Setup of run A:
// MAC_Unit
module MAC_Unit #(parameter WIDTH=32) (
    input logic clk,
    input logic reset,
    input  logic [WIDTH-1:0] a,
    input  logic [WIDTH-1:0] b,
    output logic [WIDTH*2-1:0] result
);
    logic [WIDTH-1:0] a_reg, b_reg;
    logic [WIDTH*2-1:0] mult_result;  
    always_ff@(posedge clk or posedge reset) begin
        if (reset) begin
            a_reg <= '0;
            b_reg <= '0;
            mult_result <= '0;
            result <= '0;
        end else begin
            a_reg <= a;
            b_reg <= b;
            mult_result <= a_reg * b_reg;  
            result <= mult_result + result;  
        end 
    end
endmodule
Size: ~6500 cells after synthesis, about 190 flip-flops, about 130 I/O pins, ~47000 sq um of cells after synthesis.
Settings: LEC_CHECK=0, ABC_AREA=1, CAP_MARGIN=30, CELL_PAD_IN_SITES_DETAIL_PLACEMENT=2, CELL_PAD_IN_SITES_GLOBAL_PLACEMENT=2, CORE_ASPECT_RATIO=1.56, CORE_MARGIN=2, CORE_UTILIZATION=40, CTS_CLUSTER_SIZE=22, GPL_ROUTABILITY_DRIVEN=1, GPL_TIMING_DRIVEN=0, HOLD_SLACK_MARGIN=0.03, MAX_ROUTING_LAYER=met4, MIN_ROUTING_LAYER=met2, SETUP_SLACK_MARGIN=1.59, SLEW_MARGIN=15; clock period 7.13 ns.
run.sh (not shown) runs the stock make flow with config.mk's settings and CLKGATE_MAP_FILE=.
Run A did not finish; a tool error ended it in global routing (5_1_grt).
Setup changes, run A to run B
- a change of CORE_UTILIZATION from 40 to 72
- a change of CAP_MARGIN from 30 to 20
- a deleted HOLD_SLACK_MARGIN that had been 0.03
- a deleted SETUP_SLACK_MARGIN that had been 1.59
- a deleted ABC_AREA that had been 1
- a deleted CELL_PAD_IN_SITES_DETAIL_PLACEMENT that had been 2
- an added TNS_END_PERCENT of 5
- a deleted GPL_TIMING_DRIVEN that had been 0
- a deleted CELL_PAD_IN_SITES_GLOBAL_PLACEMENT that had been 2
- a change of CTS_CLUSTER_SIZE from 22 to 98
- a deleted MAX_ROUTING_LAYER that had been met4
- a change of SLEW_MARGIN from 15 to 20
- a deleted GPL_ROUTABILITY_DRIVEN that had been 1
- a deleted MIN_ROUTING_LAYER that had been met2
- a deleted CORE_ASPECT_RATIO that had been 1.56
- a change of the clock period (ns, I/O delays scaled along) from 7.13 to 4.88
==> comparison <==
- Each of run A and run B falls short of a clean finish.
- [flow] run B | stages: complete | final checks: fail | reason: negative setup slack
- Compared to run A, run B has number of distinct standard cells referenced by the synthesized netlist 230% higher.
- Reported for run B and run A, number of clock sinks seen by CTS turned out identical to the last digit.
- Run B vs. run A: effective utilization at floorplan went up, average cell area after synthesis increased by 31% relative to the old numbers.
Edits applied to the flow inputs when going from run B to run C:
- TNS_END_PERCENT: 5 -> unset
- CTS_CLUSTER_SIZE: 98 -> 100
- CORE_UTILIZATION: 72 -> 62
- ABC_AREA: unset -> 1
- the clock period (ns, I/O delays scaled along): 4.88 -> 4.49
### Flow results
In run C the implementation ran to completion but is not tape-out ready, as the final checks report negative setup slack.
Per the comparison of run C with run B, total setup violations reported at the end of the flow up 2; post-route met1 wirelength now larger.
[compare] base=run B new=run C: via count now sits higher; maximum clock frequency shows an increase of about 13%.
Critical path depth up 2 in run C wrt run B
Comparing run B and run C, the lower global-route wire length before repair was measured on run B.
Delta (run C minus run B): minimum hold slack flat, global-route met1 utilization up 1.1 points, net count of the mapped netlist up 2072, global-route usage down 2.4 points.
Input-level comparison between run D and run C:
- CTS_CLUSTER_SIZE: 100 -> unset
- CORE_UTILIZATION: 62 -> 40
- ABC_AREA: 1 -> unset
- the clock period (ns, I/O delays scaled along): 4.49 -> 9.0
### Flow results
Against run C as the reference, run D delivers a lower total cell area at the placement stage.
Comparing run D and run C, the higher global-route wire length before repair is on run C.
Min required time of the critical path across run D and run C: run C
From the logs: run C reached the end of the flow and failed the layout checks with negative setup slack.
Run D ran to completion and came out clean on the timing, design-rule and antenna checks.
When run D is set beside run C, its part of the cycle the worst path needs turns out to be 51 points smaller.
Number of core rows: run D vs run C up about 18%

* * *

MAC_Unit again, from the RTL that the note above started with.
Design MAC_Unit, start of the top module:
module MAC_Unit #(parameter WIDTH=32) (
    input logic clk,
    input logic reset,
    input  logic [WIDTH-1:0] a,
    input  logic [WIDTH-1:0] b,
    output logic [WIDTH*2-1:0] result
);
    logic [WIDTH-1:0] a_reg, b_reg;
    logic [WIDTH*2-1:0] mult_result;  
    always_ff@(posedge clk or posedge reset) begin
        if (reset) begin
            a_reg <= '0;
            b_reg <= '0;
            mult_result <= '0;
            result <= '0;
        end else begin
            a_reg <= a;
            b_reg <= b;
            mult_result <= a_reg * b_reg;  
            result <= mult_result + result;  
        end 
    end
endmodule
==> flow/config.mk <==
export PLATFORM = sky130hd
export DESIGN_NAME = MAC_Unit
export DESIGN_NICKNAME = MAC_Unit
export VERILOG_FILES = /design/flow/design.v
export SDC_FILE = /design/flow/constraint.sdc
export NUM_CORES = 4
export LEC_CHECK = 0
export CAP_MARGIN = 35
export CELL_PAD_IN_SITES_GLOBAL_PLACEMENT = 0
export CORE_ASPECT_RATIO = 1.28
export CORE_MARGIN = 2
export CORE_UTILIZATION = 71
export CTS_CLUSTER_DIAMETER = 354
export GPL_ROUTABILITY_DRIVEN = 1
export GPL_TIMING_DRIVEN = 1
export MAX_ROUTING_LAYER = met4
export MIN_ROUTING_LAYER = met1
export SETUP_SLACK_MARGIN = -0.41
export SLEW_MARGIN = 20
==> flow/constraint.sdc <==
create_clock -name core_clock -period 6.77 [get_ports {clk}]
set_input_delay 1.3540 -clock core_clock [delete_from_list [all_inputs] [get_ports {clk}]]
set_output_delay 1.3540 -clock core_clock [all_outputs]
set_load 0.01 [all_outputs]
The starting point completed, yet does not pass: setup timing.
Rerun with:
==> flow/config.mk (replaced) <==
export PLATFORM = sky130hd
export DESIGN_NAME = MAC_Unit
export DESIGN_NICKNAME = MAC_Unit
export VERILOG_FILES = /design/flow/design.v
export SDC_FILE = /design/flow/constraint.sdc
export NUM_CORES = 4
export LEC_CHECK = 0
export CAP_MARGIN = 20
export CORE_MARGIN = 2
export CORE_UTILIZATION = 40
export SLEW_MARGIN = 20
==> flow/constraint.sdc (replaced) <==
create_clock -name core_clock -period 8.79 [get_ports {clk}]
set_input_delay 1.7580 -clock core_clock [delete_from_list [all_inputs] [get_ports {clk}]]
set_output_delay 1.7580 -clock core_clock [all_outputs]
set_load 0.01 [all_outputs]
What happened: With this change the flow went through all stages and came out clean; wire length fell by 3.0%; flip-flop count does not change; non-clock buffer count falls by 343; maximum frequency shrinks by about 10%; design area goes down by about 7%.
Rerun with:
--- a/flow/config.mk
+++ b/flow/config.mk
@@ -9,3 +9,3 @@
 export CORE_MARGIN = 2
-export CORE_UTILIZATION = 40
+export CORE_UTILIZATION = 18
 export SLEW_MARGIN = 20
After rerunning:
- The new run finished with timing, DRC and antenna clean
- worst setup slack gains 0.0094 ns
- utilization drops by 24 points
- register-to-register slack is about the same
- synthesized cell count does not change
- via count climbs by 0.77%
Rerun with:
--- a/flow/config.mk
+++ b/flow/config.mk
@@ -7,5 +7,9 @@
 export LEC_CHECK = 0
+export ABC_AREA = 1
 export CAP_MARGIN = 20
 export CORE_MARGIN = 2
-export CORE_UTILIZATION = 18
+export CORE_UTILIZATION = 40
+export CTS_CLUSTER_DIAMETER = 383
+export CTS_CLUSTER_SIZE = 31
+export MAX_ROUTING_LAYER = met4
 export SLEW_MARGIN = 20
==> flow/constraint.sdc (replaced) <==
create_clock -name core_clock -period 9.0 [get_ports {clk}]
set_input_delay 1.8000 -clock core_clock [delete_from_list [all_inputs] [get_ports {clk}]]
set_output_delay 1.8000 -clock core_clock [all_outputs]
set_load 0.01 [all_outputs]
Result: Via count increases by 27%; worst setup slack gains 0.84 ns; non-clock buffer count decreases by 27; final area increases by about 6%.
Rerun with:
==> flow/config.mk (replaced) <==
export PLATFORM = sky130hd
export DESIGN_NAME = MAC_Unit
export DESIGN_NICKNAME = MAC_Unit
export VERILOG_FILES = /design/flow/design.v
export SDC_FILE = /design/flow/constraint.sdc
export NUM_CORES = 4
export LEC_CHECK = 0
export ABC_AREA = 0
export CAP_MARGIN = 40
export CORE_ASPECT_RATIO = 0.5
export CORE_MARGIN = 7
export CORE_UTILIZATION = 64
export CTS_CLUSTER_DIAMETER = 258
export CTS_CLUSTER_SIZE = 98
export HOLD_SLACK_MARGIN = 0.28
export MAX_ROUTING_LAYER = met4
export PLACE_DENSITY = 0.42
export SLEW_MARGIN = 15
export TNS_END_PERCENT = 30
What happened:
- global-route usage rose by 7.6 points
- worst hold slack is better by 0.0072 ns
Rerun with:
==> flow/config.mk (replaced) <==
export PLATFORM = sky130hd
export DESIGN_NAME = MAC_Unit
export DESIGN_NICKNAME = MAC_Unit
export VERILOG_FILES = /design/flow/design.v
export SDC_FILE = /design/flow/constraint.sdc
export NUM_CORES = 4
export LEC_CHECK = 0
export ABC_AREA = 0
export CAP_MARGIN = 20
export CORE_ASPECT_RATIO = 0.5
export CORE_MARGIN = 2
export CORE_UTILIZATION = 50
export CTS_CLUSTER_DIAMETER = 383
export CTS_CLUSTER_SIZE = 98
export MAX_ROUTING_LAYER = met4
export PLACE_DENSITY = 0.42
export SLEW_MARGIN = 20
export TNS_END_PERCENT = 30
=> Clock skew climbs by 0.016 ns. Critical path depth came out higher by 2.

* * *

MAC_Unit again, from the RTL that the note above started with.
// MAC_Unit
module MAC_Unit #(parameter WIDTH=32) (
    input logic clk,
    input logic reset,
    input  logic [WIDTH-1:0] a,
    input  logic [WIDTH-1:0] b,
    output logic [WIDTH*2-1:0] result
);
    logic [WIDTH-1:0] a_reg, b_reg;
    logic [WIDTH*2-1:0] mult_result;  
    always_ff@(posedge clk or posedge reset) begin
        if (reset) begin
            a_reg <= '0;
            b_reg <= '0;
            mult_result <= '0;
            result <= '0;
        end else begin
            a_reg <= a;
            b_reg <= b;
            mult_result <= a_reg * b_reg;  
            result <= mult_result + result;  
        end 
    end
endmodule
==> flow/config.mk <==
export PLATFORM = sky130hd
export DESIGN_NAME = MAC_Unit
export DESIGN_NICKNAME = MAC_Unit
export VERILOG_FILES = /design/flow/design.v
export SDC_FILE = /design/flow/constraint.sdc
export NUM_CORES = 4
export LEC_CHECK = 0
export ABC_AREA = 0
export CAP_MARGIN = 40
export CORE_ASPECT_RATIO = 0.5
export CORE_MARGIN = 7
export CORE_UTILIZATION = 70
export CTS_CLUSTER_DIAMETER = 258
export CTS_CLUSTER_SIZE = 98
export HOLD_SLACK_MARGIN = -0.1
export MAX_ROUTING_LAYER = met4
export PLACE_DENSITY = 0.42
export SLEW_MARGIN = 15
export TNS_END_PERCENT = 5
==> flow/constraint.sdc <==
create_clock -name core_clock -period 9.0 [get_ports {clk}]
set_input_delay 1.8000 -clock core_clock [delete_from_list [all_inputs] [get_ports {clk}]]
set_output_delay 1.8000 -clock core_clock [all_outputs]
set_load 0.01 [all_outputs]
The first run finished with timing, DRC and antenna clean.
Next try:
==> flow/config.mk (replaced) <==
export PLATFORM = sky130hd
export DESIGN_NAME = MAC_Unit
export DESIGN_NICKNAME = MAC_Unit
export VERILOG_FILES = /design/flow/design.v
export SDC_FILE = /design/flow/constraint.sdc
export NUM_CORES = 4
export LEC_CHECK = 0
export ABC_AREA = 1
export CAP_MARGIN = 5
export CELL_PAD_IN_SITES_GLOBAL_PLACEMENT = 1
export CORE_ASPECT_RATIO = 0.92
export CORE_MARGIN = 6
export CORE_UTILIZATION = 40
export SLEW_MARGIN = 20
After rerunning:
- worst setup slack gains 0.90 ns
- critical path depth came out lower by 1
- fmax came out higher by roughly a tenth
Next try:
--- a/flow/config.mk
+++ b/flow/config.mk
@@ -9,5 +9,6 @@
-export CAP_MARGIN = 5
-export CELL_PAD_IN_SITES_GLOBAL_PLACEMENT = 1
-export CORE_ASPECT_RATIO = 0.92
-export CORE_MARGIN = 6
-export CORE_UTILIZATION = 40
+export CAP_MARGIN = 20
+export CORE_MARGIN = 2
+export CORE_UTILIZATION = 50
+export CTS_CLUSTER_DIAMETER = 383
+export CTS_CLUSTER_SIZE = 98
+export MAX_ROUTING_LAYER = met4
@@ -14,0 +16 @@
+export TNS_END_PERCENT = 30
Final area drops by 1.1%.
Via count rose by 1.1%.
Clock-buffer cell count rises by 2.
Sequential share of layout area climbs by 0.12 points.
Next try:
--- a/flow/config.mk
+++ b/flow/config.mk
@@ -8 +7,0 @@
-export ABC_AREA = 1
@@ -11,4 +10 @@
-export CORE_UTILIZATION = 50
-export CTS_CLUSTER_DIAMETER = 383
-export CTS_CLUSTER_SIZE = 98
-export MAX_ROUTING_LAYER = met4
+export CORE_UTILIZATION = 72
@@ -16 +11,0 @@
-export TNS_END_PERCENT = 30
==> flow/constraint.sdc (replaced) <==
create_clock -name core_clock -period 8.96 [get_ports {clk}]
set_input_delay 1.7920 -clock core_clock [delete_from_list [all_inputs] [get_ports {clk}]]
set_output_delay 1.7920 -clock core_clock [all_outputs]
set_load 0.01 [all_outputs]
After rerunning:
- synthesized cell count fell by about 30%
- synthesized area fell by about 10%
- final area fell by about 11%
- sequential share of layout area rose by 1.1 points
- final cell count fell by about 33%
- worst setup slack got worse by 0.96 ns
Next try:
--- a/flow/config.mk
+++ b/flow/config.mk
@@ -8 +8 @@
-export CAP_MARGIN = 20
+export CAP_MARGIN = 30
@@ -10,0 +11,2 @@
+export PLACE_DENSITY_LB_ADDON = 0.01
+export SETUP_SLACK_MARGIN = 0.61
==> flow/constraint.sdc (replaced) <==
create_clock -name core_clock -period 7.36 [get_ports {clk}]
set_input_delay 1.4720 -clock core_clock [delete_from_list [all_inputs] [get_ports {clk}]]
set_output_delay 1.4720 -clock core_clock [all_outputs]
set_load 0.01 [all_outputs]
The new run completed and failed the layout checks on negative setup slack.
Count of clock-buffer cells in the layout climbs by 1.
Die area stays the same.
Wire length climbs by 4.1%.
Utilization climbs by 6.3 points.
Final area climbs by 8.1%.
